[config.mk]
export PLATFORM = sky130hd
export DESIGN_NAME = EQ_Engine
export DESIGN_NICKNAME = EQ_Engine
export VERILOG_FILES = /design/flow/design.v
export SDC_FILE = /design/flow/constraint.sdc
export NUM_CORES = 4
export LEC_CHECK = 0
export CAP_MARGIN = 5
export CORE_MARGIN = 2
export CORE_UTILIZATION = 72
export CTS_CLUSTER_SIZE = 90
export SETUP_SLACK_MARGIN = 1.13
export SLEW_MARGIN = 20
[run.sh]
#!/bin/bash
# the make line also repeats each setting of config.mk as NAME=value (left out here)
make -C /OpenROAD-flow-scripts/flow DESIGN_CONFIG=/design/flow/config.mk WORK_HOME=/design/flow/orfs CLKGATE_MAP_FILE= finish
[constraint.sdc]
create_clock -name core_clock -period 6.49 [get_ports {clk}]
set_input_delay 1.2980 -clock core_clock [delete_from_list [all_inputs] [get_ports {clk}]]
set_output_delay 1.2980 -clock core_clock [all_outputs]
set_load 0.01 [all_outputs]
[design.v]
module band_scale(POT, audio, scaled, rst_n, clk);
input rst_n, clk;
input [11:0]POT;
input signed [15:0]audio;
output [15:0]scaled;
logic [23:0]potSq;
logic signed [12:0]signedPot; 
logic signed [28:0]FIRscaled; 
logic flagPos, flagNeg, upperZero, upperOnes;
logic [23:0] potSq_q1;
assign potSq = POT*POT;
always_ff @(posedge clk, negedge rst_n) begin
  if (!rst_n)
    potSq_q1 <= '0;
  else
    potSq_q1 <= potSq;
end
assign signedPot = {1'b0, potSq_q1[23:12]};
assign FIRscaled = signedPot * audio;
assign upperZero = !(FIRscaled[27] && FIRscaled[26] && FIRscaled[25]);
assign upperOnes = FIRscaled[27] || FIRscaled[26] || FIRscaled[25];
assign flagNeg = (FIRscaled[28] && upperZero);
assign flagPos = (!FIRscaled[28] && upperOnes);
assign scaled = flagNeg ? 16'h8000 :
		flagPos ? 16'h7FFF : 
		FIRscaled[25:10];
endmodule
module EQ_Engine(clk, rst_n, lft_lp_out, rght_lp_out, lft_b1_out, rght_b1_out, lft_b2_out, rght_b2_out, lft_b3_out, rght_b3_out, lft_hp_out, rght_hp_out, aud_out_lft, aud_out_rght, POT_LP, POT_B1, POT_B2, POT_B3, POT_HP, VOL_POT);
input clk, rst_n;
input [11:0] POT_LP, POT_B1, POT_B2, POT_B3, POT_HP, VOL_POT;
input signed [15:0] lft_lp_out, rght_lp_out, lft_b1_out, rght_b1_out, lft_b2_out, rght_b2_out, lft_b3_out, rght_b3_out, lft_hp_out, rght_hp_out;
output [15:0] aud_out_lft, aud_out_rght;
logic signed [15:0] scaled_lp_lft, scaled_b1_lft, scaled_b2_lft, scaled_b3_lft, scaled_hp_lft, scaled_lp_rght, scaled_b1_rght, scaled_b2_rght, scaled_b3_rght, scaled_hp_rght;
logic signed [15:0] scaled_lp_lft_ff, scaled_b1_lft_ff, scaled_b2_lft_ff, scaled_b3_lft_ff, scaled_hp_lft_ff, scaled_lp_rght_ff, scaled_b1_rght_ff, scaled_b2_rght_ff, scaled_b3_rght_ff, scaled_hp_rght_ff;
logic signed [15:0] band_scale_sum_lft_ff, band_scale_sum_rght_ff, band_scale_sum_rght, band_scale_sum_lft;
logic signed [28:0] aud_out_mult_lft, aud_out_mult_rght;
band_scale bsleftlp(.POT(POT_LP), .audio(lft_lp_out), .scaled(scaled_lp_lft_ff), .clk(clk), .rst_n(rst_n));
band_scale bsleftb1(.POT(POT_B1), .audio(lft_b1_out), .scaled(scaled_b1_lft_ff), .clk(clk), .rst_n(rst_n));
band_scale bsleftb2(.POT(POT_B2), .audio(lft_b2_out), .scaled(scaled_b2_lft_ff), .clk(clk), .rst_n(rst_n));
band_scale bsleftb3(.POT(POT_B3), .audio(lft_b3_out), .scaled(scaled_b3_lft_ff), .clk(clk), .rst_n(rst_n));
band_scale bslefthp(.POT(POT_HP), .audio(lft_hp_out), .scaled(scaled_hp_lft_ff), .clk(clk), .rst_n(rst_n));
assign band_scale_sum_lft_ff = (scaled_lp_lft + scaled_b1_lft + scaled_b2_lft + scaled_b3_lft + scaled_hp_lft);
assign aud_out_mult_lft = (band_scale_sum_lft * $signed({1'b0, VOL_POT}));
assign aud_out_lft = aud_out_mult_lft [27:12];
band_scale bsrightlp(.POT(POT_LP), .audio(rght_lp_out), .scaled(scaled_lp_rght_ff), .clk(clk), .rst_n(rst_n));
band_scale bsrightb1(.POT(POT_B1), .audio(rght_b1_out), .scaled(scaled_b1_rght_ff), .clk(clk), .rst_n(rst_n));
band_scale bsrightb2(.POT(POT_B2), .audio(rght_b2_out), .scaled(scaled_b2_rght_ff), .clk(clk), .rst_n(rst_n));
band_scale bsrightb3(.POT(POT_B3), .audio(rght_b3_out), .scaled(scaled_b3_rght_ff), .clk(clk), .rst_n(rst_n));
band_scale bsrighthp(.POT(POT_HP), .audio(rght_hp_out), .scaled(scaled_hp_rght_ff), .clk(clk), .rst_n(rst_n));
assign band_scale_sum_rght_ff = (scaled_lp_rght + scaled_b1_rght + scaled_b2_rght + scaled_b3_rght + scaled_hp_rght);
assign aud_out_mult_rght = (band_scale_sum_rght * $signed({1'b0, VOL_POT}));
assign aud_out_rght = aud_out_mult_rght [27:12];
always_ff @(posedge clk, negedge rst_n) begin
  if (!rst_n) begin
    scaled_lp_lft <= '0;
    scaled_b1_lft <= '0;
    scaled_b2_lft <= '0;
    scaled_b3_lft <= '0;
    scaled_hp_lft <= '0;
    scaled_lp_rght <= '0;
    scaled_b1_rght <= '0;
    scaled_b2_rght <= '0;
    scaled_b3_rght <= '0;
    scaled_hp_rght <= '0;
  end
  else begin
    scaled_lp_lft <= scaled_lp_lft_ff;
    scaled_b1_lft <= scaled_b1_lft_ff;
    scaled_b2_lft <= scaled_b2_lft_ff;
    scaled_b3_lft <= scaled_b3_lft_ff;
    scaled_hp_lft <= scaled_hp_lft_ff;
    scaled_lp_rght <= scaled_lp_rght_ff;
    scaled_b1_rght <= scaled_b1_rght_ff;
    scaled_b2_rght <= scaled_b2_rght_ff;
    scaled_b3_rght <= scaled_b3_rght_ff;
    scaled_hp_rght <= scaled_hp_rght_ff;
  end
end
always_ff @(posedge clk, negedge rst_n) begin
  if (!rst_n) begin
    band_scale_sum_lft <= '0;
    band_scale_sum_rght <= '0;
  end
  else begin
    band_scale_sum_lft <= band_scale_sum_lft_ff;
    band_scale_sum_rght <= band_scale_sum_rght_ff;
  end
end
endmodule
==> run summary, run 1 <==
status = complete, but fails checks
Violated Checks = setup timing
ANT nets after route = 0
Crit path largest cell delay = 540 ps
top cells by area = fa_1 47%, ha_1 12%, inv_1 11%
# placed instances = 15300
hold depth = 1
EDFF count, synth = 0
antenna violations before repair = 25
XOR Share, Synth = 2.90%
cell taking the most area after synthesis = fa_1
floorplan utilization = 72.5%
port bufs = 265
post-synthesis register bit count = 252
Yosys Instances = 12100
Final Hold Viols = 0
Slowest cell on crit path = fa_1
DRT Wirelength = 303000 um
Max-Cap Viols = 0
ao+oa area frac = 4.16%
pin count of the biggest net entering global routing = 115
FMAX = 123 MHz
crit path DAT = 6830 ps
ys async rst share = 100%
I/O pin count = 266
DR iter-0 viols = 5745
FF-to-FF path depth = 22
Critical Path End Type = output pin
Comb area = 94400 um2
Most common reg cell = dfrtp_1
Crit path buffers/inverters = 8
hold endpoint = band_scale_sum_lft[0]
Crit Path Category = in2out
WP depth = 27
detailed-route wire length per cell = 19.3 um
Tcrit/Tclk final = 125%
Rel. slew slack = 31.0%
# rows = 143
top cells by count, synth = 3311 x inv_1, 2591 x fa_1, 1377 x and2_1
setup ws final = -1640 ps
Worst Path Max Fanout = 6
Worst setup endpoint = aud_out_rght[15]
chip area = 156000 um2
unrepaired setup endpoints after global routing = yes
RD Place Congestion = 0.966
DP Wirelength = 236000 um
Layout Utilization = 88.1%
routed wire length on met2 = 157000 um
met3 routed WL = 22100 um
vias in the first global route = 98700
Syn Inst Count = 12100
Reg-to-Reg Start = bslefthp.potSq_q1[13]
Syn Area/Cell = 9.14 um2
final instance area = 134000 um2
Seq share, synth = 5.72%
CTS tree = done
most frequent CP cell = fa_1
count of tool warnings = 54
Pre-antenna DRT Iters = 9
FF+latch area = 6340 um2
# fillers = 7484
Total Routing Usage GR = 39.0%
clock latency on the worst-skew pair = 690 ps
fin nets = 17500
Worst Max-Slew Pin Slew = 1040 ps
buffer depth of the longest clock path = 3
yosys simple share = 15.0%
via/cell ratio = 5.58
worst path required time = 5190 ps
Adders+Majority by Area = 59.1%
post-synth net total = 15900
Syn Std Cell Area = 110000 um2
Post-CTS Hold Buffers = 0
fin. max-slew vios = 0
CTS H-tree lvls = 1
WL met1 = 107000 um
routed vias = 87700
CTS Root Cell = clkbuf_16
register-to-register setup slack = -290 ps
Die Y = 395 um
final-report setup violation count = 124
comb area leader = adder cells
Remaining DRCs = 0
die span in x = 395 um
Worst R2R End = scaled_hp_rght[4]
dpl ws = -2660 ps
post-route minimum period = 8130 ps
total gr overflow = 0
top sig layer = met5
count leader, synth = inv_1
crit path launch type = input pin
Reg clk slew, reported paths = 70 ps
area growth from synthesis to layout = 21.4%
first-pass GRT wire length = 487000 um
clk sinks = 252
Synthesis Warnings = 2
core area = 152000 um2
Non-Filler Instances = 15700
Cell Type Count = 73
Yosys chip area = 110000 um2
mux share = 0.153%
CP delay by family, top = adder cells
Top cell area share = 47.1%
Critical Path Source = VOL_POT[1]
clk_skew = 50.0 ps
Area after DPL = 126000 um2
TritonCTS Buffers = 31
HP Start = scaled_hp_lft[0]
min-delay worst type = reg2reg
[routing by layer]
layer	track usage, %	vias to the layer above
met5	0	-
met4	17.6	16
met3	6.38	1259
met2	69.8	3788
met1	46.2	44600
li1	-	38000
[metrics by stage]
stage,hold slack (ps),setup TNS [ps]
2_1_floorplan,456,-49420
3_3_place_gp,498,-237050
3_5_place_dp,491,-262300
4_1_cts,495,-50640
5_1_grt,513,-80820
6_report,497,-57230
[final cells by class]
class / instances / share of cell area, %
clock buffer: 36 / 0.601
tap: 2030 / 1.90
timing repair buffer: 2027 / 12.7
sequential: 252 / 4.74
clock inverter: 20 / 0.163
inverter: 3311 / 9.31
multi-input combinational: 8011 / 70.5
antenna: 12 / 0.0224
[repair_timing]
action	in CTS	in global routing
resized	1355	652
endpoints found under the setup margin	241	255
buffers inserted	196	75
gates cloned	32	1
pin swaps	554	472
==> run 2: changes to the inputs <==
- CAP_MARGIN: 5 -> 10
- CORE_ASPECT_RATIO: not set -> 0.89
- CTS_CLUSTER_SIZE: 90 -> 80
- SETUP_SLACK_MARGIN: 1.13 -> 0.86
- clock period: 6.49 -> 6.47 ns (I/O delays scaled with it)
==> run 2 against run 1 <==
  * The layout still fails its checks (setup timing)
  * Final cell count about the same
  * Sequential share of layout area about the same
  * Area after synthesis did not move
  * Register-to-register slack gained 20 ps
  * Global-route usage rose by 0.051 points
  * Synthesized cell count did not move
  * Utilization grew 0.50 points
  * Critical path depth down 2
==> run summary, run 2 <==
status = complete, but fails checks
Violated Checks = setup timing
mux share = 0.153%
Rel. slew slack = 31.3%
worst path required time = 5180 ps
post-synthesis register bit count = 252
Syn Std Cell Area = 110000 um2
HP Start = scaled_hp_rght[0]
clock latency on the worst-skew pair = 640 ps
DR iter-0 viols = 6038
top cells by count, synth = 3311 x inv_1, 2591 x fa_1, 1377 x and2_1
most frequent CP cell = fa_2
register-to-register setup slack = -270 ps
WP depth = 25
TritonCTS Buffers = 34
Crit path buffers/inverters = 9
Adders+Majority by Area = 59.1%
Worst Path Max Fanout = 4
XOR Share, Synth = 2.90%
Max-Cap Viols = 0
Crit Path Category = in2out
comb area leader = adder cells
Non-Filler Instances = 15700
Tcrit/Tclk final = 127%
routed vias = 87900
Synthesis Warnings = 2
hold depth = 1
Slowest cell on crit path = fa_2
Reg-to-Reg Start = bsrightlp.potSq_q1[13]
chip area = 156000 um2
hold endpoint = band_scale_sum_rght[0]
total gr overflow = 0
yosys simple share = 15.0%
via/cell ratio = 5.60
Remaining DRCs = 0
# placed instances = 15300
Syn Inst Count = 12100
Worst Max-Slew Pin Slew = 1030 ps
clk sinks = 252
CP delay by family, top = adder cells
EDFF count, synth = 0
post-route minimum period = 8230 ps
Seq share, synth = 5.72%
Final Hold Viols = 0
Crit path largest cell delay = 580 ps
fin nets = 17600
setup_tns = -69680 ps
top cells by area = fa_1 47%, ha_1 12%, inv_1 11%
area growth from synthesis to layout = 22.2%
antenna violations before repair = 18
count leader, synth = inv_1
core area = 152000 um2
DP Wirelength = 237000 um
setup ws final = -1760 ps
Most common reg cell = dfrtp_1
CTS Root Cell = clkbuf_16
Critical Path End Type = output pin
RD Place Congestion = 0.948
fin. max-slew vios = 0
count of tool warnings = 55
Top cell area share = 47.1%
ANT nets after route = 0
Critical Path Source = VOL_POT[7]
crit path DAT = 6930 ps
ys async rst share = 100%
port bufs = 265
die span in x = 419 um
Cell Type Count = 73
Pre-antenna DRT Iters = 6
Yosys Instances = 12100
I/O pin count = 266
final-report setup violation count = 145
FF-to-FF path depth = 25
Worst R2R End = scaled_lp_lft[4]
detailed-route wire length per cell = 19.5 um
final instance area = 135000 um2
first-pass GRT wire length = 485000 um
FMAX = 122 MHz
Reg clk slew, reported paths = 60 ps
CTS tree = done
# rows = 135
DRT Wirelength = 307000 um
Yosys chip area = 110000 um2
Worst setup endpoint = aud_out_rght[14]
Syn Area/Cell = 9.14 um2
CTS H-tree lvls = 2
crit path launch type = input pin
vias in the first global route = 97800
buffer depth of the longest clock path = 3
Area after DPL = 126000 um2
Die Y = 373 um
unrepaired setup endpoints after global routing = yes
ao+oa area frac = 4.16%
floorplan utilization = 72.5%
pin count of the biggest net entering global routing = 126
min-delay worst type = reg2reg
Total Routing Usage GR = 39.1%
cell taking the most area after synthesis = fa_1
clk_skew = 48.5 ps
post-synth net total = 15900
run 2: area by class of cell:
class | instances | area [um2]
Timing Repair Buffer | 2072 | 17700
Tap cell | 1986 | 2480
Multi-Input combinational cell | 8011 | 94400
Sequential cell | 252 | 6330
Clock buffer | 40 | 903
Fill cell | 7275 | 17400
Inverter | 3311 | 12500
Clock inverter | 20 | 309
Antenna cell | 8 | 20.0
run 2: metal layers:
metal,up-vias,global-route usage (%),wire length (um)
met5,-,0,63
met4,10,15.0,15400
met3,1186,6.13,23600
met2,3938,68.6,156000
met1,44700,48.7,112000
li1,38100,-,-
run 2: stage by stage:
| step | setup WS [ps] | utilization [%] | hold WS, ps |
|---|---|---|---|
| 6_report | -1760 | 88.6 | 535 |
| 5_1_grt | -1900 | 88.6 | 543 |
| 3_3_place_gp | -2590 | 83.2 | 513 |
| 2_1_floorplan | -1060 | - | 456 |
| 3_5_place_dp | -2760 | 83.2 | 520 |
| 4_1_cts | -1790 | 87.0 | 539 |
run 2: timing repair:
action                      CTS  global route
buffers inserted            227            85
pin swaps                   496           494
hold buffers                  0             0
setup endpoints to repair   232           243
gates resized              1336           647
cloned                       30             4
hold endpoints to repair      0             0
==> run 3: changes to the inputs <==
- CAP_MARGIN: 10 -> 20
- CORE_ASPECT_RATIO: 0.89 -> not set
- CORE_UTILIZATION: 72 -> 61
- CTS_CLUSTER_SIZE: 80 -> not set
- PLACE_DENSITY: not set -> 0.6
- SETUP_SLACK_MARGIN: 0.86 -> not set
- clock period: 6.47 -> 6.01 ns (I/O delays scaled with it)
==> run 3 against run 2 <==
  * The layout still fails its checks (setup timing)
  * Utilization is 12 points lower
  * Area after synthesis stayed put
  * Synthesized cell count stayed put
  * Via count is 4.4% lower
  * Final area is 1.6% higher
  * Clock skew is 9.0 ps higher
  * Sequential cell count stayed put
  * Die size is 18% higher
  * Hold slack better by 32 ps
  * Critical path depth is 3 higher
  * Critical path type unchanged
  * Critical endpoint is now aud_out_rght[15]
==> run summary, run 3 <==
status = complete, but fails checks
Violated Checks = setup timing
crit path DAT = 6670 ps
antenna violations before repair = 10
# placed instances = 15900
Syn Std Cell Area = 110000 um2
Comb area = 94400 um2
Area after DPL = 129000 um2
Yosys Instances = 12100
Critical Path Source = VOL_POT[1]
Cell Type Count = 73
Tcrit/Tclk final = 131%
FF-to-FF path depth = 25
Remaining DRCs = 0
EDFF count, synth = 0
first-pass GRT wire length = 466000 um
via/cell ratio = 5.16
Worst setup endpoint = aud_out_rght[15]
CP delay by family, top = adder cells
unrepaired setup endpoints after global routing = yes
port bufs = 265
Synthesis Warnings = 2
ANT nets after route = 0
TritonCTS Buffers = 35
Post-CTS Hold Buffers = 0
buffer depth of the longest clock path = 3
total gr overflow = 0
Top cell area share = 47.1%
ys async rst share = 100%
Pre-antenna DRT Iters = 8
clock latency on the worst-skew pair = 640 ps
# fillers = 12800
Die Y = 429 um
Critical Path End Type = output pin
Syn Area/Cell = 9.14 um2
Yosys chip area = 110000 um2
Crit path buffers/inverters = 9
count of tool warnings = 54
Seq share, synth = 5.72%
Layout Utilization = 76.4%
top cells by area = fa_1 47%, ha_1 12%, inv_1 11%
die span in x = 429 um
Worst R2R End = scaled_lp_lft[11]
clk_skew = 57.5 ps
final-report setup violation count = 187
XOR Share, Synth = 2.90%
top cells by count, synth = 3311 x inv_1, 2591 x fa_1, 1377 x and2_1
Reg clk slew, reported paths = 60 ps
count leader, synth = inv_1
fin nets = 17800
routed vias = 84000
detailed-route wire length per cell = 17.1 um
Worst Path Max Fanout = 5
DP Wirelength = 238000 um
CTS H-tree lvls = 2
cell taking the most area after synthesis = fa_1
setup_tns = -111890 ps
mux share = 0.153%
setup ws final = -1860 ps
floorplan utilization = 61.5%
crit path launch type = input pin
chip area = 184000 um2
DRT Wirelength = 278000 um
RD Place Congestion = 0.939
WP depth = 28
FMAX = 127 MHz
Adders+Majority by Area = 59.1%
Max-Cap Viols = 0
post-route minimum period = 7870 ps
CTS tree = done
area growth from synthesis to layout = 24.2%
Reg-to-Reg Start = bsrightlp.potSq_q1[13]
DR iter-0 viols = 4131
Non-Filler Instances = 16300
worst path required time = 4810 ps
Crit Path Category = in2out
# rows = 155
ao+oa area frac = 4.16%
Slowest cell on crit path = fa_1
Total Routing Usage GR = 31.3%
Worst Max-Slew Pin Slew = 925 ps
yosys simple share = 15.0%
Crit path largest cell delay = 530 ps
comb area leader = adder cells
I/O pin count = 266
most frequent CP cell = fa_1
core area = 179000 um2
Syn Inst Count = 12100
fin. max-slew vios = 0
post-synthesis register bit count = 252
Most common reg cell = dfrtp_1
CTS Root Cell = clkbuf_16
Final Hold Viols = 0
final instance area = 137000 um2
clk sinks = 252
dpl ws = -3060 ps
min-delay worst type = in2async
post-synth net total = 15900
vias in the first global route = 94700
pin count of the biggest net entering global routing = 137
Rel. slew slack = 38.4%
register-to-register setup slack = -560 ps
FF+latch area = 6320 um2
run 3: what timing repair did:
action                                  4_1_cts  5_1_grt
pin swaps                                   532      547
gates cloned                                 24        1
setup buffers                               221      122
endpoints found under the setup margin      202      211
gates resized                              1380      615
run 3: layout make-up:
class	count	area share, %
Tap cell	2355	2.15
Multi-Input combinational cell	8012	69.0
Sequential cell	252	4.62
Clock inverter	23	0.270
Antenna cell	5	0.00915
Inverter	3311	9.10
Timing Repair Buffer	2291	14.2
Clock buffer	40	0.691
run 3: through the flow:
step / hold WS, ps
finish: 568
global route: 602
detailed placement: 579
CTS: 598
global placement: 600
floorplan: 456
run 3: per-layer routing:
| metal | vias up | GRT usage [%] | wire length (um) |
|---|---|---|---|
| li1 | 38600 | - | - |
| met5 | - | 0 | 43 |
| met4 | 6 | 9.08 | 8560 |
| met1 | 43100 | 40.1 | 112000 |
| met3 | 475 | 3.10 | 13700 |
| met2 | 1839 | 56.5 | 144000 |
==> run 4: changes to the inputs <==
- CORE_UTILIZATION: 61 -> 66
- PLACE_DENSITY: 0.6 -> not set
- clock period: 6.01 -> 9.73 ns (I/O delays scaled with it)
==> run 4 against run 3 <==
  * Setup slack better by 2000 ps
  * Die size down 7.5%
  * Final area down 15%
  * Now clean on timing, DRC and antenna
  * Clock-buffer cell count down 5
  * Non-clock buffer count down 1819
  * Critical endpoint is now aud_out_rght[13]
  * Sequential share of layout area up 0.78 points
  * Sequential cell count unchanged
  * Register-to-register slack better by 2600 ps
  * Utilization down 5.8 points
  * Hold slack better by 75 ps
==> run summary, run 4 <==
top cells by area = fa_1 47%, ha_1 12%, inv_1 11%
Top cell area share = 47.1%
Max-Cap Viols = 0
vias in the first global route = 84900
# placed instances = 14200
hold depth = 1
Cell Chain, Critical Path = clkbuf_2 -> buf_6 -> and2_4 -> fa_1 -> fa_1 -> inv_2 -> fa_1 -> fa_1 -> inv_2 -> fa_1 -> ha_4 -> nand4_1 -> a2111oi_4 -> buf_4 -> nor3_4 -> or4_4 -> nand3_4 -> o41ai_4 -> buf_4 -> o21bai_4 -> a21oi_2 -> xnor2_1 -> buf_2
setup ws final = 132 ps
mux share = 0.153%
Crit path buffers/inverters = 7
EDFF count, synth = 0
FF-to-FF path depth = 24
HP Start = scaled_hp_rght[0]
Comb area = 89800 um2
crit path launch type = input pin
Crit Path Category = in2out
clk sinks = 252
Syn Std Cell Area = 110000 um2
DR iter-0 viols = 4111
buffer depth of the longest clock path = 3
post-synthesis register bit count = 252
final instance area = 117000 um2
CTS H-tree lvls = 1
die span in x = 413 um
worst path required time = 7780 ps
CTS tree = done
CP delay by family, top = adder cells
Yosys Instances = 12100
min-delay worst type = reg2reg
I/O pin count = 266
WP depth = 23
worst hold margin = 643 ps
yosys simple share = 15.0%
post-route minimum period = 9600 ps
# fillers = 13000
met3 usage = 2.78%
ANT nets after route = 0
floorplan utilization = 66.6%
routed vias = 77100
via/cell ratio = 5.39
antenna violations before repair = 25
hold endpoint = band_scale_sum_rght[0]
fin nets = 16000
# rows = 149
GR peak layer = met2
FMAX = 104 MHz
TritonCTS Buffers = 31
chip area = 170000 um2
XOR Share, Synth = 2.90%
Critical Path End Type = output pin
crit path DAT = 7650 ps
port bufs = 265
first-pass GRT wire length = 424000 um
Seq share, synth = 5.72%
count leader, synth = inv_1
Reg-to-Reg Start = bsrightlp.potSq_q1[17]
post-synth net total = 15900
core area = 165000 um2
DP Wirelength = 210000 um
top cells by count, synth = 3311 x inv_1, 2591 x fa_1, 1377 x and2_1
DRT Wirelength = 250000 um
Area after DPL = 115000 um2
Synthesis Warnings = 2
Die Y = 413 um
Worst Max-Slew Pin Slew = 1070 ps
Layout Utilization = 70.6%
register-to-register setup slack = 2020 ps
status = timing/DRC/antenna clean
comb area leader = adder cells
ys async rst share = 100%
Yosys chip area = 110000 um2
area growth from synthesis to layout = 6.00%
Syn Area/Cell = 9.14 um2
Pre-antenna DRT Iters = 6
cell taking the most area after synthesis = fa_1
Critical Path Source = VOL_POT[9]
ao+oa area frac = 4.16%
most frequent CP cell = fa_1
Adders+Majority by Area = 59.1%
Tcrit/Tclk final = 98.6%
Slowest cell on crit path = fa_1
clk_skew = 16.3 ps
Worst R2R End = scaled_lp_rght[14]
clock latency on the worst-skew pair = 630 ps
Final Hold Viols = 0
dpl ws = -1370 ps
Reg clk slew, reported paths = 70 ps
Global Route met2 Usage = 53.1%
Crit path largest cell delay = 580 ps
fin. max-slew vios = 0
Rel. slew slack = 28.7%
Non-Filler Instances = 14300
pin count of the biggest net entering global routing = 70
FF+latch area = 6310 um2
Syn Inst Count = 12100
final-report setup violation count = 0
total gr overflow = 0
met1 global-route usage = 43.0%
count of tool warnings = 49
Cell Type Count = 73
Worst setup endpoint = aud_out_rght[13]
CTS Root Cell = clkbuf_16
Most common reg cell = dfrtp_1
Remaining DRCs = 0
detailed-route wire length per cell = 17.5 um
Worst Path Max Fanout = 6
RD Place Congestion = 0.885
Total Routing Usage GR = 31.0%
[run 4: cell type report]
cell class / instances / share of cell area, %
diodes: 15 / 0.0321
repair buffers: 472 / 3.72
inverters: 3311 / 10.6
multi-input cells: 8008 / 76.9
clock inverters: 23 / 0.228
flip-flops and latches: 252 / 5.40
well taps: 2189 / 2.35
clock buffers: 35 / 0.686
[run 4: stage by stage]
| stage | TNS, ps |
|---|---|
| 6_report | 0 |
| 5_1_grt | -52.9 |
| 4_1_cts | -100 |
| 3_5_place_dp | -16790 |
| 3_3_place_gp | -13720 |
| 2_1_floorplan | 0 |
[run 4: routing by layer]
layer / vias up / wire length (um)
li1: 34900 / -
met1: 39800 / 106000
met2: 1982 / 124000
met3: 415 / 13300
met4: 6 / 6870
met5: - / 38
[run 4: what timing repair did]
item,4_1_cts,5_1_grt
endpoints found under the setup margin,25,22
cloned,1,2
gates resized,67,91
pin swaps,9,54
hold buffers,0,0
setup buffers,1,15
==> run 5: changes to the inputs <==
- ABC_AREA: not set -> 1
- CORE_UTILIZATION: 66 -> 72
- PLACE_DENSITY: not set -> 0.6
- clock period: 9.73 -> 9.68 ns (I/O delays scaled with it)
==> run 5 against run 4 <==
  * Routed wire length is 19% higher
  * Setup slack better by 22 ps
  * Synthesized cell count is 31% higher
  * Largest cell class unchanged
  * Register-to-register slack better by 1100 ps
  * Hold slack worse by 110 ps
  * Utilization is 5.4 points higher
==> run summary, run 5 <==
vias in the first global route = 106000
HP Start = scaled_hp_lft[0]
Cell Type Count = 44
Adders+Majority by Area = 54.3%
Remaining DRCs = 0
Total Routing Usage GR = 36.5%
FF-to-FF path depth = 23
CTS H-tree lvls = 1
Max-Cap Viols = 0
Worst setup endpoint = aud_out_lft[15]
DRT Wirelength = 298000 um
hold endpoint = band_scale_sum_lft[0]
status = timing/DRC/antenna clean
floorplan utilization = 72.6%
hold depth = 1
Top cell area share = 43.2%
FMAX = 105 MHz
top cells by area = fa_1 43%, inv_1 16%, nand2_1 13%
EDFF count, synth = 0
Critical Path End Type = output pin
RD Place Congestion = 0.974
CTS tree = done
crit path DAT = 7590 ps
Worst R2R End = scaled_b3_rght[9]
mux share = 0%
DR iter-0 viols = 6797
Crit Path Category = in2out
count leader, synth = inv_1
# fillers = 12200
pin count of the biggest net entering global routing = 180
via/cell ratio = 5.38
Final Hold Viols = 0
Reg-to-Reg Start = bsleftb3.potSq_q1[15]
XOR Share, Synth = 2.56%
routed vias = 96100
yosys simple share = 16.0%
unrepaired setup endpoints after global routing = yes
ys async rst share = 100%
die span in x = 412 um
ANT nets after route = 0
area growth from synthesis to layout = 4.71%
ao+oa area frac = 4.02%
first-pass GRT wire length = 503000 um
Non-Filler Instances = 17900
Syn Area/Cell = 7.63 um2
fin. max-slew vios = 0
Yosys Instances = 15700
Most common reg cell = dfrtp_1
comb area leader = adder cells
# placed instances = 17800
TritonCTS Buffers = 28
fin nets = 19500
cell taking the most area after synthesis = fa_1
total gr overflow = 0
clk_skew = 34.8 ps
post-synthesis register bit count = 252
Reg clk slew, reported paths = 70 ps
final-report setup violation count = 0
Die Y = 412 um
I/O pin count = 266
Rel. slew slack = 30.4%
Slowest cell on crit path = fa_2
DP Wirelength = 251000 um
register-to-register setup slack = 3090 ps
clk sinks = 252
Seq share, synth = 5.25%
Syn Std Cell Area = 120000 um2
port bufs = 265
CTS Root Cell = clkbuf_16
# rows = 149
antenna violations before repair = 24
Crit path largest cell delay = 730 ps
Worst Max-Slew Pin Slew = 1040 ps
chip area = 170000 um2
Worst Path Max Fanout = 15
Syn Inst Count = 15700
Crit path buffers/inverters = 7
Pre-antenna DRT Iters = 6
buffer depth of the longest clock path = 3
worst path required time = 7740 ps
crit path launch type = input pin
detailed-route wire length per cell = 16.7 um
Yosys chip area = 120000 um2
CP delay by family, top = adder cells
Tcrit/Tclk final = 98.4%
setup_tns = 0 ps
post-synth net total = 19600
Post-CTS Hold Buffers = 0
clock latency on the worst-skew pair = 610 ps
WP depth = 21
top cells by count, synth = 5201 x inv_1, 4062 x nand2_1, 2591 x fa_1
core area = 165000 um2
Cell Chain, Critical Path = clkdlybuf4s50_1 -> buf_12 -> nand2_1 -> inv_1 -> fa_2 -> fa_2 -> fa_1 -> inv_1 -> fa_1 -> fa_1 -> inv_1 -> ha_1 -> a21oi_1 -> o21ai_0 -> nand2_1 -> nand3b_1 -> nor2_1 -> nand2_1 -> xnor2_1 -> buf_4 -> clkdlybuf4s50_1
Synthesis Warnings = 2
Critical Path Source = VOL_POT[2]
min-delay worst type = reg2reg
count of tool warnings = 52
post-route minimum period = 9530 ps
==> run 5: cell type report <==
class | count | area (um2) | share of cell area, %
clock buffers | 35 | 798 | 0.635
repair buffers | 380 | 3700 | 2.94
clock inverters | 17 | 219 | 0.174
multi-input cells | 9777 | 92400 | 73.5
diodes | 11 | 27.5 | 0.0219
inverters | 5211 | 19600 | 15.6
well taps | 2189 | 2740 | 2.18
flip-flops and latches | 252 | 6310 | 5.02
==> run 5: timing repair <==
action,4_1_cts,5_1_grt
resized,4,42
endpoints found under the setup margin,2,19
setup buffers,0,8
gates cloned,0,1
pin swaps,0,9
==> run 5: layer usage <==
metal	up-vias	track usage, %	part of all wire, %
met4	26	15.3	4.5
met1	47300	45.2	38
li1	43900	-	-
met2	3818	64.6	50
met3	1023	4.52	7.0
met5	-	0	0.055
==> run 5: per-stage QoR <==
stage               area [um2]  util (%)  hold slack, ps  setup WS, ps
finish                  126000      76.0             530           153
global route            126000      76.0             545         -75.5
CTS                     125000      75.9             540          5.81
detailed placement      124000      75.2             525          -200
global placement        124000      75.2             528         -31.2
floorplan               120000         -             456          1230
==> run 6: changes to the inputs <==
- ABC_AREA: 1 -> not set
- CTS_CLUSTER_SIZE: not set -> 49
- PLACE_DENSITY: 0.6 -> not set
- PLACE_DENSITY_LB_ADDON: not set -> 0.01
- clock period: 9.68 -> 9.4 ns (I/O delays scaled with it)
==> run 6 against run 5 <==
  * Final area shrank 6.9%
  * Critical endpoint is now aud_out_rght[15]
  * Sequential cell count is the same
  * Clock skew shrank 10 ps
  * Sequential share of layout area grew 0.38 points
  * Register-to-register slack lost 1400 ps
  * Critical path depth grew 4
  * Setup slack lost 2.7 ps
  * Clock-buffer cell count grew 11
  * Largest cell class unchanged
==> run summary, run 6 <==
CTS Root Cell = clkbuf_16
hold endpoint = band_scale_sum_lft[0]
CTS H-tree lvls = 2
Die Y = 395 um
port bufs = 265
mux share = 0.153%
Layout Utilization = 77.0%
Reg clk slew, reported paths = 60 ps
Adders+Majority by Area = 59.1%
Critical Path Source = VOL_POT[2]
Rel. slew slack = 21.1%
EDFF count, synth = 0
first-pass GRT wire length = 427000 um
FF+latch area = 6310 um2
RD Place Congestion = 0.916
most frequent CP cell = fa_1
via/cell ratio = 5.50
Comb area = 89900 um2
Seq share, synth = 5.72%
vias in the first global route = 87600
die span in x = 395 um
pin count of the biggest net entering global routing = 186
chip area = 156000 um2
ao+oa area frac = 4.16%
Syn Area/Cell = 9.14 um2
Top cell area share = 47.1%
Most common reg cell = dfrtp_1
Pre-antenna DRT Iters = 8
status = timing/DRC/antenna clean
Syn Std Cell Area = 110000 um2
Reg-to-Reg Start = bsrightlp.potSq_q1[14]
total gr overflow = 0
clk sinks = 252
FMAX = 108 MHz
fin. max-slew vios = 0
ys async rst share = 100%
Worst Max-Slew Pin Slew = 1180 ps
Crit path largest cell delay = 560 ps
Cell Type Count = 73
DR iter-0 viols = 4317
top cells by area = fa_1 47%, ha_1 12%, inv_1 11%
Non-Filler Instances = 14200
count of tool warnings = 51
clk_skew = 24.3 ps
Post-CTS Hold Buffers = 0
Max-Cap Viols = 0
Yosys chip area = 110000 um2
area growth from synthesis to layout = 6.19%
comb area leader = adder cells
post-synth net total = 15900
CP delay by family, top = adder cells
unrepaired setup endpoints after global routing = yes
buffer depth of the longest clock path = 3
Worst Path Max Fanout = 5
post-route minimum period = 9250 ps
crit path DAT = 7370 ps
XOR Share, Synth = 2.90%
top cells by count, synth = 3311 x inv_1, 2591 x fa_1, 1377 x and2_1
CTS tree = done
Total Routing Usage GR = 33.9%
final-report setup violation count = 0
min-delay worst type = reg2reg
fin nets = 16000
Crit path buffers/inverters = 8
yosys simple share = 15.0%
Yosys Instances = 12100
core area = 152000 um2
setup_tns = 0 ps
WP depth = 25
floorplan utilization = 72.5%
DP Wirelength = 210000 um
hold depth = 2
Slowest cell on crit path = fa_2
FF-to-FF path depth = 21
# fillers = 10800
I/O pin count = 266
DRT Wirelength = 249000 um
routed vias = 78000
TritonCTS Buffers = 34
Syn Inst Count = 12100
clock latency on the worst-skew pair = 590 ps
ANT nets after route = 0
Synthesis Warnings = 2
antenna violations before repair = 18
Final Hold Viols = 0
# rows = 143
count leader, synth = inv_1
HP Start = scaled_b3_lft[0]
post-synthesis register bit count = 252
detailed-route wire length per cell = 17.6 um
crit path launch type = input pin
Worst setup endpoint = aud_out_rght[15]
register-to-register setup slack = 1690 ps
Worst R2R End = scaled_lp_lft[12]
Crit Path Category = in2out
cell taking the most area after synthesis = fa_1
Critical Path End Type = output pin
# placed instances = 14100
Remaining DRCs = 0
worst path required time = 7520 ps
Tcrit/Tclk final = 98.4%
[run 6: routing by layer]
layer / global-route usage, % / vias to the layer above / share of wire [%]
met5: 0 / - / 0.0052
met4: 10.5 / 2 / 3.1
met3: 3.86 / 504 / 6.0
met2: 59.0 / 2291 / 51
met1: 44.8 / 40300 / 40
li1: - / 34900 / -
[run 6: per-stage QoR]
| stage | setup WS [ps] | hold slack [ps] | instance area, um2 |
|---|---|---|---|
| 2_1_floorplan | 8.98 | 456 | 110000 |
| 3_3_place_gp | -1040 | 582 | 115000 |
| 3_5_place_dp | -1250 | 595 | 115000 |
| 4_1_cts | -3.70 | 606 | 117000 |
| 5_1_grt | -71.3 | 628 | 117000 |
| 6_report | 151 | 596 | 117000 |
[run 6: area by class of cell]
type	count	area share [%]
Clock inverter	15	0.153
Sequential cell	252	5.39
Inverter	3311	10.6
Tap cell	2030	2.17
Antenna cell	14	0.0299
Timing Repair Buffer	515	3.99
Clock buffer	46	0.817
Multi-Input combinational cell	8008	76.8
[run 6: timing repair]
action,in CTS,in global routing
setup endpoints to repair,27,23
pin swaps,36,30
buffers inserted,17,4
cloned,2,0
resized,103,39
==> run 7: changes to the inputs <==
- CELL_PAD_IN_SITES_GLOBAL_PLACEMENT: not set -> 3
- CORE_MARGIN: 2 -> 5
- CORE_UTILIZATION: 72 -> 54
- CTS_CLUSTER_DIAMETER: not set -> 176
- CTS_CLUSTER_SIZE: 49 -> not set
- GPL_ROUTABILITY_DRIVEN: not set -> 1
- GPL_TIMING_DRIVEN: not set -> 1
- MIN_ROUTING_LAYER: not set -> met2
- PLACE_DENSITY_LB_ADDON: 0.01 -> 0.27
- TNS_END_PERCENT: not set -> 45
- clock period: 9.4 -> 7.94 ns (I/O delays scaled with it)
==> run 7 against run 6 <==
  * Die size is 36% higher
  * Synthesized cell count unchanged
  * The run now fails in global placement without I/O (3_1_place_gp_skip_io)
  * Area after synthesis did not move
==> run summary, run 7 <==
Yosys chip area = 110000 um2
post-synth net total = 15900
yosys simple share = 15.0%
# rows = 165
top cells by count, synth = 3311 x inv_1, 2591 x fa_1, 1377 x and2_1
core area = 203000 um2
stop err = [ERROR FLW-0024] Place density exceeds 1.0 (current PLACE_DENSITY_LB_ADDON =  0.27). Please check if the value of  PLACE_DENSITY_LB_ADDON is between 0 and 0.99.
floorplan utilization = 54.4%
count leader, synth = inv_1
Syn Inst Count = 12100
XOR Share, Synth = 2.90%
Fail Step = global placement without I/O (3_1_place_gp_skip_io)
Synthesis Warnings = 2
die span in x = 462 um
mux share = 0.153%
Seq share, synth = 5.72%
Top cell area share = 47.1%
Die Y = 462 um
Adders+Majority by Area = 59.1%
Yosys Instances = 12100
cell taking the most area after synthesis = fa_1
chip area = 213000 um2
Most common reg cell = dfrtp_1
Syn Area/Cell = 9.14 um2
ao+oa area frac = 4.16%
comb area leader = adder cells
EDFF count, synth = 0
status = did not finish
ys async rst share = 100%
Syn Std Cell Area = 110000 um2
Cell Type Count = 73
top cells by area = fa_1 47%, ha_1 12%, inv_1 11%
post-synthesis register bit count = 252
==> run 8: changes to the inputs <==
- CORE_MARGIN: 5 -> 10
- CTS_CLUSTER_DIAMETER: 176 -> 73
- CTS_CLUSTER_SIZE: not set -> 72
- HOLD_SLACK_MARGIN: not set -> 0.23
- TNS_END_PERCENT: 45 -> 30
- clock period: 7.94 -> 6.83 ns (I/O delays scaled with it)
==> run 8 against run 7 <==
  * The flow again stops in global placement without I/O (3_1_place_gp_skip_io)
  * Area after synthesis stayed put
  * Die size rose by 4.4%
  * Synthesized cell count stayed put
==> run summary, run 8 <==
cell taking the most area after synthesis = fa_1
Yosys chip area = 110000 um2
Cell Type Count = 73
post-synthesis register bit count = 252
ys async rst share = 100%
EDFF count, synth = 0
Adders+Majority by Area = 59.1%
stop err = [ERROR FLW-0024] Place density exceeds 1.0 (current PLACE_DENSITY_LB_ADDON =  0.27). Please check if the value of  PLACE_DENSITY_LB_ADDON is between 0 and 0.99.
top cells by count, synth = 3311 x inv_1, 2591 x fa_1, 1377 x and2_1
# rows = 165
Syn Std Cell Area = 110000 um2
yosys simple share = 15.0%
count leader, synth = inv_1
comb area leader = adder cells
XOR Share, Synth = 2.90%
die span in x = 472 um
Syn Area/Cell = 9.14 um2
Fail Step = global placement without I/O (3_1_place_gp_skip_io)
Seq share, synth = 5.72%
core area = 203000 um2
ao+oa area frac = 4.16%
post-synth net total = 15900
Most common reg cell = dfrtp_1
Yosys Instances = 12100
floorplan utilization = 54.4%
Top cell area share = 47.1%
Syn Inst Count = 12100
status = did not finish
top cells by area = fa_1 47%, ha_1 12%, inv_1 11%
chip area = 222000 um2
Die Y = 472 um
Synthesis Warnings = 2
mux share = 0.153%
==> run 9: changes to the inputs <==
- CELL_PAD_IN_SITES_GLOBAL_PLACEMENT: 3 -> not set
- CORE_MARGIN: 10 -> 2
- CORE_UTILIZATION: 54 -> 71
- CTS_CLUSTER_DIAMETER: 73 -> not set
- CTS_CLUSTER_SIZE: 72 -> 100
- GPL_ROUTABILITY_DRIVEN: 1 -> not set
- GPL_TIMING_DRIVEN: 1 -> not set
- HOLD_SLACK_MARGIN: 0.23 -> not set
- MIN_ROUTING_LAYER: met2 -> not set
- PLACE_DENSITY: not set -> 0.4
- PLACE_DENSITY_LB_ADDON: 0.27 -> not set
- TNS_END_PERCENT: 30 -> 20
- clock period: 6.83 -> 8.55 ns (I/O delays scaled with it)
==> run 9 against run 8 <==
  * The layout now fails its checks (setup timing)
  * Area after synthesis unchanged
  * Die size down 29%
  * Synthesized cell count unchanged
==> run summary, run 9 <==
status = complete, but fails checks
Adders+Majority by Area = 59.1%
buffer depth of the longest clock path = 3
routed vias = 78300
Tcrit/Tclk final = 102%
hold depth = 1
Yosys Instances = 12100
Syn Std Cell Area = 110000 um2
crit path DAT = 7050 ps
post-synthesis register bit count = 252
DRT Wirelength = 253000 um
fin. max-slew vios = 0
ys async rst share = 100%
die span in x = 398 um
top cells by count, synth = 3311 x inv_1, 2591 x fa_1, 1377 x and2_1
CTS Root Cell = clkbuf_16
GR peak layer = met2
FF-to-FF path depth = 23
XOR Share, Synth = 2.90%
clock latency on the worst-skew pair = 620 ps
mux share = 0.153%
Post-CTS Hold Buffers = 0
yosys simple share = 15.0%
ANT nets after route = 0
EDFF count, synth = 0
worst path required time = 6840 ps
cell taking the most area after synthesis = fa_1
register-to-register setup slack = 1110 ps
CTS tree = done
crit path launch type = input pin
Critical Path Source = VOL_POT[1]
pin count of the biggest net entering global routing = 76
Reg-to-Reg Start = bsrightlp.potSq_q1[14]
setup_tns = -1360 ps
Seq share, synth = 5.72%
# fillers = 10900
total gr overflow = 0
post-route minimum period = 8760 ps
floorplan utilization = 71.5%
CTS H-tree lvls = 2
Cell Type Count = 73
detailed-route wire length per cell = 17.6 um
core area = 154000 um2
chip area = 158000 um2
Total Routing Usage GR = 33.8%
vias in the first global route = 86800
WP depth = 24
Worst Path Max Fanout = 5
Pre-antenna DRT Iters = 6
Worst Max-Slew Pin Slew = 1130 ps
Reg clk slew, reported paths = 60 ps
clk sinks = 252
setup ws final = -209 ps
HP Start = scaled_hp_lft[0]
FMAX = 114 MHz
min-delay worst type = reg2reg
clk_skew = 43.4 ps
Slowest cell on crit path = fa_1
met1 global-route usage = 44.4%
worst hold margin = 492 ps
Rel. slew slack = 24.2%
antenna violations before repair = 13
FF+latch area = 6310 um2
hold endpoint = band_scale_sum_lft[0]
Top cell area share = 47.1%
Worst R2R End = scaled_lp_lft[13]
RD Place Congestion = 0.928
I/O pin count = 266
post-synth net total = 15900
met3 usage = 3.53%
Critical Path End Type = output pin
Syn Area/Cell = 9.14 um2
Cell Chain, Critical Path = buf_8 -> buf_8 -> nand2_4 -> fa_1 -> inv_2 -> fa_1 -> fa_1 -> inv_2 -> fa_1 -> inv_1 -> fa_1 -> ha_4 -> nand4_1 -> a2111oi_4 -> buf_4 -> nor3_4 -> or4_4 -> nand3_4 -> o41ai_4 -> buf_4 -> o21bai_4 -> a21oi_2 -> xnor2_1 -> buf_2
CP delay by family, top = adder cells
top cells by area = fa_1 47%, ha_1 12%, inv_1 11%
comb area leader = adder cells
Die Y = 398 um
Synthesis Warnings = 2
Comb area = 90100 um2
TritonCTS Buffers = 34
final-report setup violation count = 14
ao+oa area frac = 4.16%
Global Route met2 Usage = 59.3%
Syn Inst Count = 12100
Most common reg cell = dfrtp_1
dpl ws = -1380 ps
Crit path buffers/inverters = 8
Yosys chip area = 110000 um2
Final Hold Viols = 0
Violated Checks = setup timing
via/cell ratio = 5.44
Remaining DRCs = 0
unrepaired setup endpoints after global routing = yes
first-pass GRT wire length = 428000 um
port bufs = 265
DR iter-0 viols = 4418
DP Wirelength = 216000 um
Max-Cap Viols = 0
area growth from synthesis to layout = 7.57%
most frequent CP cell = fa_1
fin nets = 16200
Crit Path Category = in2out
Worst setup endpoint = aud_out_rght[13]
Crit path largest cell delay = 560 ps
count leader, synth = inv_1
count of tool warnings = 51
# rows = 144
[run 9: through the flow]
step / utilization (%) / instance area, um2 / std cells
floorplan: - / 110000 / 12100
global placement: 75.7 / 117000 / 14300
detailed placement: 75.7 / 117000 / 14300
CTS: 76.8 / 118000 / 14400
global route: 76.9 / 119000 / 14400
finish: 76.9 / 119000 / 14400
[run 9: repair_timing]
item | in CTS | in global routing
pin swaps | 73 | 68
buffers inserted | 39 | 10
setup endpoints to repair | 32 | 39
resized | 219 | 89
cloned | 1 | 0
[run 9: final cells by class]
cell class,count,share of cell area [%]
well taps,2044,2.16
flip-flops and latches,252,5.32
clock inverters,20,0.181
repair buffers,702,5.10
diodes,7,0.0148
clock buffers,37,0.736
inverters,3311,10.5
multi-input cells,8008,76.0
[run 9: layer usage]
metal,share of wire [%],up-vias,wire length [um]
li1,-,35300,-
met2,51,2251,128000
met1,40,40300,102000
met5,0.013,-,33
met3,5.7,452,14500
met4,3.4,6,8530
==> run 10: changes to the inputs <==
- ABC_AREA: not set -> 0
- CORE_ASPECT_RATIO: not set -> 0.65
- CORE_MARGIN: 2 -> 5
- CORE_UTILIZATION: 71 -> 39
- CTS_CLUSTER_SIZE: 100 -> 59
- GPL_ROUTABILITY_DRIVEN: not set -> 1
- GPL_TIMING_DRIVEN: not set -> 0
- HOLD_SLACK_MARGIN: not set -> -0.05
- MAX_ROUTING_LAYER: not set -> met4
- PLACE_DENSITY: 0.4 -> not set
- PLACE_DENSITY_LB_ADDON: not set -> 0.14
- SETUP_SLACK_MARGIN: not set -> 0.96
- SLEW_MARGIN: 20 -> 25
- TNS_END_PERCENT: 20 -> 85
- clock period: 8.55 -> 16.5 ns (I/O delays scaled with it)
==> run 10 against run 9 <==
  * The run now finishes clean
  * Routed wire length grew 27%
  * Die size is 85% higher
  * Sequential share of layout area is essentially flat
  * Setup slack better by 1700 ps
  * Sequential cell count did not move
  * Final cell count up 12%
  * Register-to-register slack better by 6900 ps
  * Utilization fell by 35 points
  * Area after synthesis did not move
  * Clock-buffer cell count up 4
  * Hold slack gained 15 ps
  * Largest cell class unchanged
==> run summary, run 10 <==
status = timing/DRC/antenna clean
Total Routing Usage GR = 23.1%
Post-CTS Hold Buffers = 0
die span in x = 669 um
Adders+Majority by Area = 59.1%
EDFF count, synth = 0
top cells by area = fa_1 47%, ha_1 12%, inv_1 11%
crit path launch type = input pin
Worst R2R End = scaled_hp_lft[4]
unrepaired setup endpoints after global routing = no
post-synthesis register bit count = 252
ys async rst share = 100%
comb area leader = adder cells
Yosys Instances = 12100
Syn Area/Cell = 9.14 um2
port bufs = 260
core area = 281000 um2
HP Start = scaled_hp_rght[0]
DP Wirelength = 282000 um
Area after DPL = 118000 um2
CTS Root Cell = clkbuf_16
register-to-register setup slack = 8000 ps
WP depth = 25
most frequent CP cell = fa_1
Most common reg cell = dfrtp_1
Synthesis Warnings = 2
I/O pin count = 266
min-delay worst type = reg2reg
top cells by count, synth = 3311 x inv_1, 2591 x fa_1, 1377 x and2_1
count leader, synth = inv_1
Worst Path Max Fanout = 10
Non-Filler Instances = 16100
RD Place Congestion = 0.949
final-report setup violation count = 0
Cell Type Count = 73
clk_skew = 48.4 ps
met3 routed WL = 28000 um
WL met1 = 160000 um
Pre-antenna DRT Iters = 6
hold depth = 1
fin nets = 16200
post-route minimum period = 14990 ps
TritonCTS Buffers = 35
antenna violations before repair = 50
vias in the first global route = 84200
floorplan utilization = 39.2%
pin count of the biggest net entering global routing = 71
chip area = 293000 um2
Remaining DRCs = 0
Max-Cap Viols = 0
buffer depth of the longest clock path = 3
Critical Path Source = VOL_POT[2]
# rows = 157
XOR Share, Synth = 2.90%
Crit path largest cell delay = 810 ps
routed vias = 77400
worst path required time = 13200 ps
Reg clk slew, reported paths = 60 ps
total gr overflow = 0
Crit Path Category = in2out
area growth from synthesis to layout = 7.85%
CP delay by family, top = adder cells
CTS tree = done
# placed instances = 16100
Die Y = 438 um
DRT Wirelength = 321000 um
mux share = 0.153%
hold endpoint = band_scale_sum_rght[0]
Tcrit/Tclk final = 90.9%
Worst setup endpoint = aud_out_lft[15]
Yosys chip area = 110000 um2
Slowest cell on crit path = clkdlybuf4s50_1
fin. max-slew vios = 0
yosys simple share = 15.0%
Reg-to-Reg Start = bslefthp.potSq_q1[12]
DR iter-0 viols = 4602
Seq share, synth = 5.72%
Rel. slew slack = 24.7%
clk sinks = 252
ao+oa area frac = 4.16%
first-pass GRT wire length = 504000 um
Worst Max-Slew Pin Slew = 1120 ps
Syn Std Cell Area = 110000 um2
Top cell area share = 47.1%
final instance area = 119000 um2
crit path DAT = 11690 ps
detailed-route wire length per cell = 19.9 um
via/cell ratio = 4.80
ANT nets after route = 0
post-synth net total = 15900
setup ws final = 1510 ps
top sig layer = met4
Final Hold Viols = 0
FMAX = 66.7 MHz
Crit path buffers/inverters = 6
FF-to-FF path depth = 23
CTS H-tree lvls = 2
Syn Inst Count = 12100
clock latency on the worst-skew pair = 630 ps
Critical Path End Type = output pin
dpl ws = 1290 ps
cell taking the most area after synthesis = fa_1
count of tool warnings = 46
routed wire length on met2 = 128000 um
## run 10: layout make-up
cell class                 count  area (um2)
clock buffer                  41         938
inverter                    3311       12400
antenna                       33        82.6
tap                         3736        4670
fill                       28000      162000
clock inverter                19         218
multi-input combinational   8008       89600
buffer                       481        1820
sequential                   252        6310
timing repair buffer         264        2720
## run 10: through the flow
step                TNS (ps)  hold slack (ps)  utilization (%)
CTS                        0              516             42.2
finish                     0              507             42.2
detailed placement         0              494             41.8
global route               0              535             42.2
floorplan                  0              456                -
global placement      -66200              511             41.8
## run 10: per-layer routing
layer | global-route usage (%) | vias to the layer above
met5 | - | -
met4 | 3.78 | 0
met3 | 5.89 | 216
met2 | 30.8 | 2069
met1 | 35.2 | 39700
li1 | - | 35500
## run 10: timing repair
action / CTS / global route
setup buffers: 0 / 0
gates resized: 0 / 2
endpoints found under the setup margin: 0 / 1
==> run 11: changes to the inputs <==
- ABC_AREA: 0 -> not set
- CAP_MARGIN: 20 -> 10
- CORE_ASPECT_RATIO: 0.65 -> not set
- CORE_MARGIN: 5 -> 2
- CORE_UTILIZATION: 39 -> 72
- CTS_CLUSTER_SIZE: 59 -> 92
- GPL_ROUTABILITY_DRIVEN: 1 -> not set
- GPL_TIMING_DRIVEN: 0 -> not set
- HOLD_SLACK_MARGIN: -0.05 -> not set
- MAX_ROUTING_LAYER: met4 -> not set
- PLACE_DENSITY_LB_ADDON: 0.14 -> not set
- SETUP_SLACK_MARGIN: 0.96 -> 0.86
- SLEW_MARGIN: 25 -> 20
- TNS_END_PERCENT: 85 -> not set
- clock period: 16.5 -> 6.53 ns (I/O delays scaled with it)
==> run 11 against run 10 <==
  * The layout now fails its checks (setup timing)
  * Routed wire length shrank 6.3%
  * Utilization grew 45 points
  * Die size shrank 47%
  * Final cell count shrank 2.9%
  * Clock-buffer cell count shrank 5
  * Clock skew shrank 9.1 ps
  * Critical path depth grew 1
  * Register-to-register slack lost 8200 ps
  * Synthesized cell count is the same
==> run summary, run 11 <==
TritonCTS Buffers = 34
DRT Wirelength = 300000 um
register-to-register setup slack = -240 ps
floorplan utilization = 72.5%
FF-to-FF path depth = 22
met3 usage = 5.75%
post-route minimum period = 8140 ps
Syn Std Cell Area = 110000 um2
hold endpoint = band_scale_sum_lft[0]
via/cell ratio = 5.57
Worst Max-Slew Pin Slew = 1100 ps
min-delay worst type = reg2reg
Cell Type Count = 73
RD Place Congestion = 0.963
Crit Path Category = in2out
chip area = 156000 um2
FF+latch area = 6330 um2
vias in the first global route = 97200
worst path required time = 5220 ps
status = complete, but fails checks
routed vias = 87300
final-report setup violation count = 134
Pre-antenna DRT Iters = 6
FMAX = 123 MHz
CTS Root Cell = clkbuf_16
Reg clk slew, reported paths = 70 ps
Comb area = 94000 um2
Non-Filler Instances = 15700
Most common reg cell = dfrtp_1
core area = 152000 um2
Worst R2R End = scaled_hp_rght[11]
# fillers = 7610
Yosys Instances = 12100
clock latency on the worst-skew pair = 640 ps
Rel. slew slack = 25.9%
DR iter-0 viols = 5674
# placed instances = 15300
crit path DAT = 6840 ps
total gr overflow = 0
ao+oa area frac = 4.16%
crit path launch type = input pin
count leader, synth = inv_1
Final Hold Viols = 0
Violated Checks = setup timing
DP Wirelength = 236000 um
antenna violations before repair = 27
Syn Area/Cell = 9.14 um2
post-synth net total = 15900
fin. max-slew vios = 0
Syn Inst Count = 12100
Max-Cap Viols = 0
unrepaired setup endpoints after global routing = yes
count of tool warnings = 57
# rows = 143
GR peak layer = met2
EDFF count, synth = 0
Slowest cell on crit path = fa_2
top cells by area = fa_1 47%, ha_1 12%, inv_1 11%
CTS H-tree lvls = 2
Adders+Majority by Area = 59.1%
Critical Path Source = VOL_POT[6]
ys async rst share = 100%
buffer depth of the longest clock path = 3
Yosys chip area = 110000 um2
clk sinks = 252
met1 global-route usage = 45.7%
Post-CTS Hold Buffers = 0
Worst setup endpoint = aud_out_rght[12]
Top cell area share = 47.1%
XOR Share, Synth = 2.90%
Crit path buffers/inverters = 11
die span in x = 395 um
post-synthesis register bit count = 252
pin count of the biggest net entering global routing = 141
hold depth = 1
first-pass GRT wire length = 477000 um
clk_skew = 39.3 ps
Critical Path End Type = output pin
Total Routing Usage GR = 38.2%
Crit path largest cell delay = 540 ps
Die Y = 395 um
comb area leader = adder cells
Global Route met2 Usage = 68.2%
detailed-route wire length per cell = 19.2 um
CTS tree = done
Remaining DRCs = 0
port bufs = 265
top cells by count, synth = 3311 x inv_1, 2591 x fa_1, 1377 x and2_1
ANT nets after route = 0
Synthesis Warnings = 2
Seq share, synth = 5.72%
Tcrit/Tclk final = 125%
area growth from synthesis to layout = 20.9%
cell taking the most area after synthesis = fa_1
Worst Path Max Fanout = 5
setup ws final = -1610 ps
yosys simple share = 15.0%
HP Start = scaled_hp_lft[0]
I/O pin count = 266
worst hold margin = 513 ps
WP depth = 26
Reg-to-Reg Start = bslefthp.potSq_q1[15]
fin nets = 17500
mux share = 0.153%
CP delay by family, top = adder cells
-- run 11: final cells by class --
cell class	count	share of cell area, %
Sequential cell	252	4.75
Tap cell	2030	1.91
Antenna cell	10	0.0188
Multi-Input combinational cell	8011	70.6
Clock inverter	25	0.240
Inverter	3311	9.35
Clock buffer	36	0.659
Timing Repair Buffer	2001	12.5
-- run 11: per-stage QoR --
| stage | TNS, ps | worst slack (ps) | instance area (um2) | utilization, % |
|---|---|---|---|---|
| floorplan | -45090 | -1030 | 113000 | - |
| global placement | -232160 | -2690 | 126000 | 83.1 |
| detailed placement | -254550 | -2840 | 126000 | 83.1 |
| CTS | -55250 | -1640 | 131000 | 86.0 |
| global route | -84360 | -1820 | 133000 | 87.7 |
| finish | -58990 | -1610 | 133000 | 87.7 |
-- run 11: timing repair --
item,in CTS,in global routing
buffers inserted,166,94
gates resized,1085,690
setup endpoints to repair,228,240
pin swaps,447,395
gates cloned,22,11
-- run 11: per-layer routing --
layer / vias to the layer above / share of wire, %
met4: 16 / 5.9
met5: - / 0.033
met2: 3663 / 51
met1: 44400 / 36
li1: 38000 / -
met3: 1244 / 7.2
==> run 12: changes to the inputs <==
- CAP_MARGIN: 10 -> 20
- CTS_CLUSTER_SIZE: 92 -> not set
- PLACE_DENSITY: not set -> 0.36
- SETUP_SLACK_MARGIN: 0.86 -> not set
- clock period: 6.53 -> 14.8 ns (I/O delays scaled with it)
==> run 12 against run 11 <==
  * The run now finishes clean
  * Utilization shrank 12 points
  * Highest routed layer unchanged
  * Sequential share of layout area rose by 0.72 points
  * Non-clock buffer count decreased by 1665
  * Critical endpoint is now aud_out_rght[15]
==> run summary, run 12 <==
Syn Area/Cell = 9.14 um2
post-route minimum period = 13500 ps
count leader, synth = inv_1
TritonCTS Buffers = 34
Reg-to-Reg Start = bsrightb2.potSq_q1[13]
Critical Path End Type = output pin
mux share = 0.153%
chip area = 156000 um2
worst path required time = 11840 ps
area growth from synthesis to layout = 4.72%
via/cell ratio = 5.51
Non-Filler Instances = 14000
Crit path largest cell delay = 1010 ps
ys async rst share = 100%
Critical Path Source = VOL_POT[7]
pin count of the biggest net entering global routing = 74
Yosys chip area = 110000 um2
I/O pin count = 266
setup_tns = 0 ps
hold depth = 2
detailed-route wire length per cell = 17.8 um
Crit Path Category = in2out
register-to-register setup slack = 6990 ps
Top cell area share = 47.1%
Layout Utilization = 75.9%
CTS tree = done
most frequent CP cell = fa_1
Rel. slew slack = 24.1%
Worst setup endpoint = aud_out_rght[15]
Cell Chain, Critical Path = clkdlybuf4s50_1 -> nand2_1 -> fa_1 -> fa_1 -> inv_1 -> fa_1 -> inv_1 -> fa_1 -> inv_1 -> fa_1 -> ha_1 -> nand4_1 -> a2111oi_0 -> nor3_1 -> or4_1 -> nand3_1 -> o41ai_1 -> o21ai_0 -> o21a_1 -> nor2_1 -> xnor2_1 -> clkdlybuf4s50_1
HP Start = scaled_b3_lft[0]
crit path launch type = input pin
Yosys Instances = 12100
ANT nets after route = 0
CTS H-tree lvls = 2
ao+oa area frac = 4.16%
final-report setup violation count = 0
yosys simple share = 15.0%
Worst Max-Slew Pin Slew = 1110 ps
comb area leader = adder cells
Max-Cap Viols = 0
Worst Path Max Fanout = 16
Total Routing Usage GR = 33.9%
Seq share, synth = 5.72%
first-pass GRT wire length = 426000 um
floorplan utilization = 72.5%
crit path DAT = 10540 ps
CP delay by family, top = adder cells
FMAX = 74.1 MHz
post-synthesis register bit count = 252
Cell Type Count = 73
total gr overflow = 0
CTS Root Cell = clkbuf_16
die span in x = 395 um
DRT Wirelength = 250000 um
Pre-antenna DRT Iters = 6
Syn Std Cell Area = 110000 um2
Reg clk slew, reported paths = 50 ps
cell taking the most area after synthesis = fa_1
Final Hold Viols = 0
fin nets = 15800
antenna violations before repair = 21
clock latency on the worst-skew pair = 590 ps
FF-to-FF path depth = 20
vias in the first global route = 86500
# rows = 143
RD Place Congestion = 0.926
Syn Inst Count = 12100
hold endpoint = band_scale_sum_lft[0]
Crit path buffers/inverters = 5
# fillers = 11100
clk_skew = 38.8 ps
Worst R2R End = scaled_b2_rght[8]
Die Y = 395 um
Most common reg cell = dfrtp_1
unrepaired setup endpoints after global routing = no
post-cts repair resize count = 0
DP Wirelength = 208000 um
DR iter-0 viols = 4402
# placed instances = 13900
Post-CTS Hold Buffers = 0
top cells by count, synth = 3311 x inv_1, 2591 x fa_1, 1377 x and2_1
WP depth = 22
buffer depth of the longest clock path = 3
Post CTS Setup Buffer Count = 0
Slowest cell on crit path = clkdlybuf4s50_1
routed vias = 77200
core area = 152000 um2
top cells by area = fa_1 47%, ha_1 12%, inv_1 11%
EDFF count, synth = 0
fin. max-slew vios = 0
Synthesis Warnings = 2
min-delay worst type = reg2reg
Tcrit/Tclk final = 91.2%
Adders+Majority by Area = 59.1%
status = timing/DRC/antenna clean
port bufs = 265
Remaining DRCs = 0
XOR Share, Synth = 2.90%
post-synth net total = 15900
clk sinks = 252
count of tool warnings = 48
==> run 12: per-layer routing <==
metal	track usage, %	vias to the layer above	part of all wire [%]
met3	4.01	459	6.1
met4	10.6	10	3.3
met5	0	-	0.028
li1	-	34600	-
met1	44.7	39800	40
met2	59.1	2375	51
==> run 12: area by class of cell <==
class,instances,area [um2],area share (%)
timing repair buffer,336,3190,2.76
multi-input combinational,8008,89600,77.7
antenna,13,32.5,0.0282
tap,2030,2540,2.20
inverter,3311,12400,10.8
clock buffer,41,971,0.842
clock inverter,17,268,0.232
sequential,252,6310,5.47
==> run 12: metrics by stage <==
step                      instance area, um2  setup slack [ps]  hold WS [ps]
after floorplan                       110000              3250           456
after global placement                114000              1470           603
after detailed placement              114000              1390           592
after CTS                             115000              1310           619
after global routing                  115000               949           667
final                                 115000              1300           620
